==> run C <==
==> flow/design.v <==
`timescale 1ns/1ps
module array_mult_top (
    input             clk,
    input      [15:0] a,
    input      [15:0] b,
    output reg [31:0] p
);
    reg  [15:0] a_q, b_q;
    wire [31:0] prod;
    array_multiplier u_mult (
        .in_A(a_q),
        .in_B(b_q),
        .prod_out(prod)
    );
    always @(posedge clk) begin
        a_q <= a;
        b_q <= b;
        p   <= prod;
    end
endmodule

`timescale 1ns/1ps
module array_multiplier (
    input  [15:0] in_A,
    input  [15:0] in_B,
    output [31:0] prod_out
);
    wire [15:0] pp [15:0];   
    genvar i, j;
    generate
        for (i = 0; i < 16; i = i + 1) begin : GEN_PP_ROW
            for (j = 0; j < 16; j = j + 1) begin : GEN_PP_COL
                assign pp[i][j] = in_A[j] & in_B[i];
            end
        end
    endgenerate
    wire [31:0] row_sum [15:0];
    wire [31:0] row_carry [15:0];
    assign row_sum[0]   = {16'b0, pp[0]};
    assign row_carry[0] = 32'b0;
    genvar r;
    generate
        for (r = 1; r < 16; r = r + 1) begin : ADDER_ROWS
            wire [31:0] shifted_pp = { {16 - r{1'b0}}, pp[r], {r{1'b0}} };
            adder32 ADD_STAGE (
                .in_a(row_sum[r-1]),
                .in_b(shifted_pp),
                .cin(1'b0),
                .sum(row_sum[r]),
                .cout(row_carry[r])
            );
        end
    endgenerate
    assign prod_out = row_sum[15];
endmodule
module adder32 (
    input  [31:0] in_a,
    input  [31:0] in_b,
    input         cin,
    output [31:0] sum,
    output        cout
);
    wire [31:0] carry;
    genvar k;
    full_adder FA0 (.a(in_a[0]), .b(in_b[0]), .cin(cin), .sum(sum[0]), .cout(carry[0]));
    generate
        for (k = 1; k < 32; k = k + 1) begin : FA_CHAIN
            full_adder FAi (.a(in_a[k]), .b(in_b[k]), .cin(carry[k-1]), .sum(sum[k]), .cout(carry[k]));
        end
    endgenerate
    assign cout = carry[31];
endmodule
module full_adder (
    input  a,
    input  b,
    input  cin,
    output sum,
    output cout
);
    assign sum  = a ^ b ^ cin;
    assign cout = (a & b) | (b & cin) | (a & cin);
endmodule
==> flow/run.sh <==
#!/bin/bash
# the make line also repeats each setting of config.mk as NAME=value (left out here)
make -C /OpenROAD-flow-scripts/flow DESIGN_CONFIG=/design/flow/config.mk WORK_HOME=/design/flow/orfs CLKGATE_MAP_FILE= finish
==> flow/config.mk <==
export PLATFORM = sky130hd
export DESIGN_NAME = array_mult_top
export DESIGN_NICKNAME = array_mult_top
export VERILOG_FILES = /design/flow/design.v
export SDC_FILE = /design/flow/constraint.sdc
export NUM_CORES = 4
export LEC_CHECK = 0
export CAP_MARGIN = 0
export CORE_MARGIN = 9
export CORE_UTILIZATION = 59
export CTS_CLUSTER_SIZE = 93
export GPL_ROUTABILITY_DRIVEN = 1
export GPL_TIMING_DRIVEN = 0
export MIN_ROUTING_LAYER = met2
export PLACE_DENSITY = 0.91
export SETUP_SLACK_MARGIN = 3.33
export SLEW_MARGIN = 15
export TNS_END_PERCENT = 50
==> flow/constraint.sdc <==
create_clock -name core_clock -period 12.0 [get_ports {clk}]
set_input_delay 2.4000 -clock core_clock [delete_from_list [all_inputs] [get_ports {clk}]]
set_output_delay 2.4000 -clock core_clock [all_outputs]
set_load 0.01 [all_outputs]
==> run R: changes against run C <==
Settings changed: CAP_MARGIN 0 to 25, CORE_MARGIN 9 to 2, CORE_UTILIZATION 59 to 72, CTS_CLUSTER_SIZE 93 to 25, GPL_TIMING_DRIVEN 0 to 1, MIN_ROUTING_LAYER met2 to met1, PLACE_DENSITY 0.91 to default, PLACE_DENSITY_LB_ADDON from default to 0.18, SETUP_SLACK_MARGIN 3.33 to 2.47, TNS_END_PERCENT 50 to 95.
==> flow/constraint.sdc (replaced) <==
create_clock -name core_clock -period 16.4 [get_ports {clk}]
set_input_delay 3.2800 -clock core_clock [delete_from_list [all_inputs] [get_ports {clk}]]
set_output_delay 3.2800 -clock core_clock [all_outputs]
set_load 0.01 [all_outputs]
==> comparison <==
In count of clock-buffer cells in the layout, run C and run R do not differ.
Run R completed, yet does not pass: negative setup slack. Run C finished with negative setup slack left.
Synthesized area is the same in run R and run C.
Between run R and run C, the lower routed wire length is in run R (gap 13%, measured against run C).
Between run C and run R, the lower design area is in run R (gap about 2.6%, measured against run R).
Between run C and run R, the lower critical path depth is in run R (gap 1).
In run C the hold slack is higher than in run R, by 0.040 ns.
==> figures <==
metric                                                                                  run C                 run R
Status                                                                        failed layout checks  failed layout checks
Layout check failures                                                    negative setup slack  negative setup slack
Mean routed wirelength per cell                                                  19.4 microns          17.8 microns
Post-detailed-route via-to-cell ratio                                                    7.00                  5.38
Total cell area at the placement stage                                             9370 sq um            9150 sq um
First element of the critical path                                                     a_q[0]                b_q[0]
Final-layout clock-cell area share                                                      3.27%                 3.44%
Weighted congestion reported at the end of routability-driven placement                 0.783                 0.751
Critical path fanouts, max                                                                  6                     2
Ratio of layout area to synthesized area                                               1.212x                1.181x
Worst Tran Pin Value                                                                 0.415 ns              0.590 ns
Number of cell rows                                                                        42                    38
Final-layout fill cell count                                                              808                   467
Data buffer area share                                                                  10.2%                 8.33%
Hold Worst Slack                                                                     0.631 ns              0.591 ns
M1 WL                                                                               0 microns               5.33 mm


==> inputs of 11-26 <==
// array_mult_top: RTL as listed in full above, without the edits since
==> flow/config.mk <==
export PLATFORM = sky130hd
export DESIGN_NAME = array_mult_top
export DESIGN_NICKNAME = array_mult_top
export VERILOG_FILES = /design/flow/design.v
export SDC_FILE = /design/flow/constraint.sdc
export NUM_CORES = 4
export LEC_CHECK = 0
export CAP_MARGIN = 5
export CORE_MARGIN = 2
export CORE_UTILIZATION = 70
export CTS_CLUSTER_DIAMETER = 380
export CTS_CLUSTER_SIZE = 15
export HOLD_SLACK_MARGIN = 0.29
export SETUP_SLACK_MARGIN = -0.56
export SLEW_MARGIN = 20
==> flow/constraint.sdc <==
create_clock -name core_clock -period 9.2 [get_ports {clk}]
set_input_delay 1.8400 -clock core_clock [delete_from_list [all_inputs] [get_ports {clk}]]
set_output_delay 1.8400 -clock core_clock [all_outputs]
set_load 0.01 [all_outputs]
run.sh (not shown) runs the stock make flow with config.mk's settings and CLKGATE_MAP_FILE=.
==> inputs of 01-14, as changes to 11-26 <==
- CAP_MARGIN: 5 -> 20
- CORE_UTILIZATION: 70 -> 72
- CTS_CLUSTER_DIAMETER: 380 -> not set
- CTS_CLUSTER_SIZE: 15 -> not set
- HOLD_SLACK_MARGIN: 0.29 -> not set
- PLACE_DENSITY_LB_ADDON: not set -> 0.01
- SETUP_SLACK_MARGIN: -0.56 -> 4.62
- TNS_END_PERCENT: not set -> 40
==> flow/constraint.sdc (replaced) <==
create_clock -name core_clock -period 16.1 [get_ports {clk}]
set_input_delay 3.2200 -clock core_clock [delete_from_list [all_inputs] [get_ports {clk}]]
set_output_delay 3.2200 -clock core_clock [all_outputs]
set_load 0.01 [all_outputs]
==> notes <==
01-14 finished but failed the layout checks on negative setup slack. 11-26 ran to the end with violations: negative setup slack.
In flip-flop count, 01-14 and 11-26 do not differ.
In clock-buffer cell count, 11-26 and 01-14 do not differ.
In 01-14 the wire length is larger than in 11-26, by about 5%.
Final cell count: 11-26 is higher than 01-14 (about 1.1%).
Against 11-26, the worst hold slack of 01-14 is lower by 0.018 ns.
Clock skew: 11-26 is lower than 01-14 (0.0022 ns).
In synthesized cell count, 01-14 and 11-26 do not differ.
Between 11-26 and 01-14, the lower maximum frequency is in 01-14 (gap 0.97%, measured against 01-14).
==> figures <==
Die extent in y: 01-14 110 µm; 11-26 112 µm
Tool warning count: 01-14 29; 11-26 31
Nets: 01-14 1,017; 11-26 1,024
Largest stage delay on the critical path: 01-14 0.59 ns; 11-26 0.62 ns
Post-CTS Resized: 01-14 66; 11-26 56
Post-Route Skew: 01-14 0.00748 ns; 11-26 0.00523 ns
Status: 01-14 finished with violations; 11-26 finished with violations
Violated checks: 01-14 negative setup slack; 11-26 negative setup slack
Number of core rows: 01-14 38; 11-26 39
First-iteration detailed-routing DRC count: 01-14 177; 11-26 139
Vias after detailed routing: 01-14 4,717; 11-26 4,686
WL met2: 01-14 9.05 mm; 11-26 8.61 mm
Number of placed instances with taps included: 01-14 871; 11-26 882
Post-route insts no fill: 01-14 889; 11-26 899
Layout-to-synthesis area ratio: 01-14 1.180x; 11-26 1.200x
Post-layout utilization of the core: 01-14 88.0%; 11-26 86.0%
Minimum setup slack in the final design: 01-14 -2.96 ns; 11-26 -9.67 ns
Routed vias/inst: 01-14 5.31; 11-26 5.21
Aggregate global-route resource usage: 01-14 27.1%; 11-26 26.2%
Total Wirelength: 01-14 15.0 mm; 11-26 14.3 mm
Final Wtd Congestion: 01-14 0.768; 11-26 0.749
Die area: 01-14 12,200 µm²; 11-26 12,500 µm²


==> inputs of job 8093 <==
// array_mult_top: RTL as listed in full above, without the edits since
Settings: LEC_CHECK=0, ABC_AREA=0, CAP_MARGIN=20, CELL_PAD_IN_SITES_GLOBAL_PLACEMENT=1, CORE_MARGIN=2, CORE_UTILIZATION=71, GPL_ROUTABILITY_DRIVEN=1, GPL_TIMING_DRIVEN=1, PLACE_DENSITY_LB_ADDON=0.29, SETUP_SLACK_MARGIN=0.31, SLEW_MARGIN=0, TNS_END_PERCENT=65; clock period 16.0 ns.
==> job 9705: changes against job 8093 <==
CELL_PAD_IN_SITES_GLOBAL_PLACEMENT = unset   (was 1)
CORE_UTILIZATION = 72   (was 71)
GPL_ROUTABILITY_DRIVEN = unset   (was 1)
GPL_TIMING_DRIVEN = unset   (was 1)
PLACE_DENSITY = 0.38   (was unset)
PLACE_DENSITY_LB_ADDON = unset   (was 0.29)
SETUP_SLACK_MARGIN = unset   (was 0.31)
SLEW_MARGIN = 20   (was 0)
TNS_END_PERCENT = 20   (was 65)
==> flow/constraint.sdc (replaced) <==
create_clock -name core_clock -period 10.9 [get_ports {clk}]
set_input_delay 2.1800 -clock core_clock [delete_from_list [all_inputs] [get_ports {clk}]]
set_output_delay 2.1800 -clock core_clock [all_outputs]
set_load 0.01 [all_outputs]
==> job 2717: changes against job 8093 <==
ABC_AREA = 1   (was 0)
CELL_PAD_IN_SITES_GLOBAL_PLACEMENT = unset   (was 1)
CORE_UTILIZATION = 72   (was 71)
GPL_ROUTABILITY_DRIVEN = unset   (was 1)
GPL_TIMING_DRIVEN = unset   (was 1)
PLACE_DENSITY_LB_ADDON = 0.06   (was 0.29)
SETUP_SLACK_MARGIN = 4.87   (was 0.31)
SLEW_MARGIN = 20   (was 0)
TNS_END_PERCENT = 5   (was 65)
==> flow/constraint.sdc (replaced) <==
create_clock -name core_clock -period 16.8 [get_ports {clk}]
set_input_delay 3.3600 -clock core_clock [delete_from_list [all_inputs] [get_ports {clk}]]
set_output_delay 3.3600 -clock core_clock [all_outputs]
set_load 0.01 [all_outputs]
==> qor summary <==
| item | job 8093 | job 9705 | job 2717 |
|---|---|---|---|
| Final core occ | - | 89.3% | 82.1% |
| Setup repair after global routing missed its margin | - | yes | yes |
| Required time of the critical path | - | 11.20 ns | 17.10 ns |
| Top-count cell post-synth | fa_1 | fa_1 | inv_1 |
| Global routing usage on met1 | - | 31.9% | 27.8% |
| Sequential portion of the cell area | - | 13.2% | 13.1% |
| Post-Layout Cell Count | - | 899 | 1119 |
| Clock tree root driver cell | - | clkbuf_16 | clkbuf_16 |
| Sequential cell count of the final layout | - | 64 | 64 |
| Count of input and output buffers | - | 64 | 64 |
| Layout overhead on the synthesized area | - | 19.8% | 11.5% |
| Tapcells | - | 140 | 147 |
| Clock-pin slew on the worst setup and hold paths | - | 0.06 ns | 0.06 ns |
| Detailed-routing iteration count for the pre-antenna-repair pass | - | 4 | 5 |
| Buffers and inverters on the worst path | - | 10 | 5 |
| Result of the run | did not finish | complete, but fails checks | complete, but fails checks |
| Last stage reached | global placement | - | - |
| Layout check failures | - | negative setup slack | negative setup slack |


==> juniper: inputs <==
// array_mult_top: RTL as listed in full above, without the edits since
==> flow/config.mk <==
export PLATFORM = sky130hd
export DESIGN_NAME = array_mult_top
export DESIGN_NICKNAME = array_mult_top
export VERILOG_FILES = /design/flow/design.v
export SDC_FILE = /design/flow/constraint.sdc
export NUM_CORES = 4
export LEC_CHECK = 0
export ABC_AREA = 1
export CAP_MARGIN = 20
export CORE_MARGIN = 2
export CORE_UTILIZATION = 72
export CTS_CLUSTER_DIAMETER = 227
export PLACE_DENSITY_LB_ADDON = 0.01
export SETUP_SLACK_MARGIN = -0.57
export SLEW_MARGIN = 20
export TNS_END_PERCENT = 40
==> flow/constraint.sdc <==
create_clock -name core_clock -period 16.1 [get_ports {clk}]
set_input_delay 3.2200 -clock core_clock [delete_from_list [all_inputs] [get_ports {clk}]]
set_output_delay 3.2200 -clock core_clock [all_outputs]
set_load 0.01 [all_outputs]
==> pepper (differences from juniper) <==
==> flow/config.mk (replaced) <==
export PLATFORM = sky130hd
export DESIGN_NAME = array_mult_top
export DESIGN_NICKNAME = array_mult_top
export VERILOG_FILES = /design/flow/design.v
export SDC_FILE = /design/flow/constraint.sdc
export NUM_CORES = 4
export LEC_CHECK = 0
export CAP_MARGIN = 20
export CORE_MARGIN = 2
export CORE_UTILIZATION = 40
export PLACE_DENSITY = 0.6
export SLEW_MARGIN = 20
==> flow/constraint.sdc (replaced) <==
create_clock -name core_clock -period 20.4 [get_ports {clk}]
set_input_delay 4.0800 -clock core_clock [delete_from_list [all_inputs] [get_ports {clk}]]
set_output_delay 4.0800 -clock core_clock [all_outputs]
set_load 0.01 [all_outputs]
==> raven (differences from juniper) <==
==> flow/config.mk (replaced) <==
export PLATFORM = sky130hd
export DESIGN_NAME = array_mult_top
export DESIGN_NICKNAME = array_mult_top
export VERILOG_FILES = /design/flow/design.v
export SDC_FILE = /design/flow/constraint.sdc
export NUM_CORES = 4
export LEC_CHECK = 0
export CAP_MARGIN = 20
export CELL_PAD_IN_SITES_DETAIL_PLACEMENT = 2
export CORE_ASPECT_RATIO = 1.92
export CORE_MARGIN = 2
export CORE_UTILIZATION = 40
export SLEW_MARGIN = 20
==> flow/constraint.sdc (replaced) <==
create_clock -name core_clock -period 20.0 [get_ports {clk}]
set_input_delay 4.0000 -clock core_clock [delete_from_list [all_inputs] [get_ports {clk}]]
set_output_delay 4.0000 -clock core_clock [all_outputs]
set_load 0.01 [all_outputs]
==> impl_metrics.ini <==
; synthesis and place-and-route metrics
[logic_synthesis]
synth-seq-area-share_pct = 15.7
yosysUniqueCellTypes = 9
net_count_after_synthesis = 953

[run_status]
run_status = complete, no violations

[clocking]
worstSkewPairLatency_ns = 0.37

[setup_path]
crit_required_ns = 20.32

[min_path]
min_to = p[0]$_DFF_P_

[floorplanning]
fp.dieW_um = 107

[drt]
detailroute.via_count = 4813
-- figures above: raven

==> impl_metrics.ini <==
; synthesis and place-and-route metrics
[run_status]
run_status = failed layout checks
so.violations = setup timing

[min_path]
min_to = p[1]$_DFF_P_

[setup_path]
crit_required_ns = 16.40

[final_timing]
fin_ws_ns = -2.76
report.final.setup_viol = 9

[logic_synthesis]
net_count_after_synthesis = 1209
yosysUniqueCellTypes = 7

[floorplanning]
fp.dieW_um = 115
-- figures above: juniper

==> impl_metrics.ini <==
; synthesis and place-and-route metrics
[min_path]
min_to = p[1]$_DFF_P_

[clocking]
worstSkewPairLatency_ns = 0.34

[logic_synthesis]
net_count_after_synthesis = 953
synth-seq-area-share_pct = 15.7

[floorplanning]
fp.dieW_um = 147

[setup_path]
crit_required_ns = 20.69

[drt]
detailroute.via_count = 4379
met2_length_um = 6270

[run_status]
run_status = complete, no violations
-- figures above: pepper

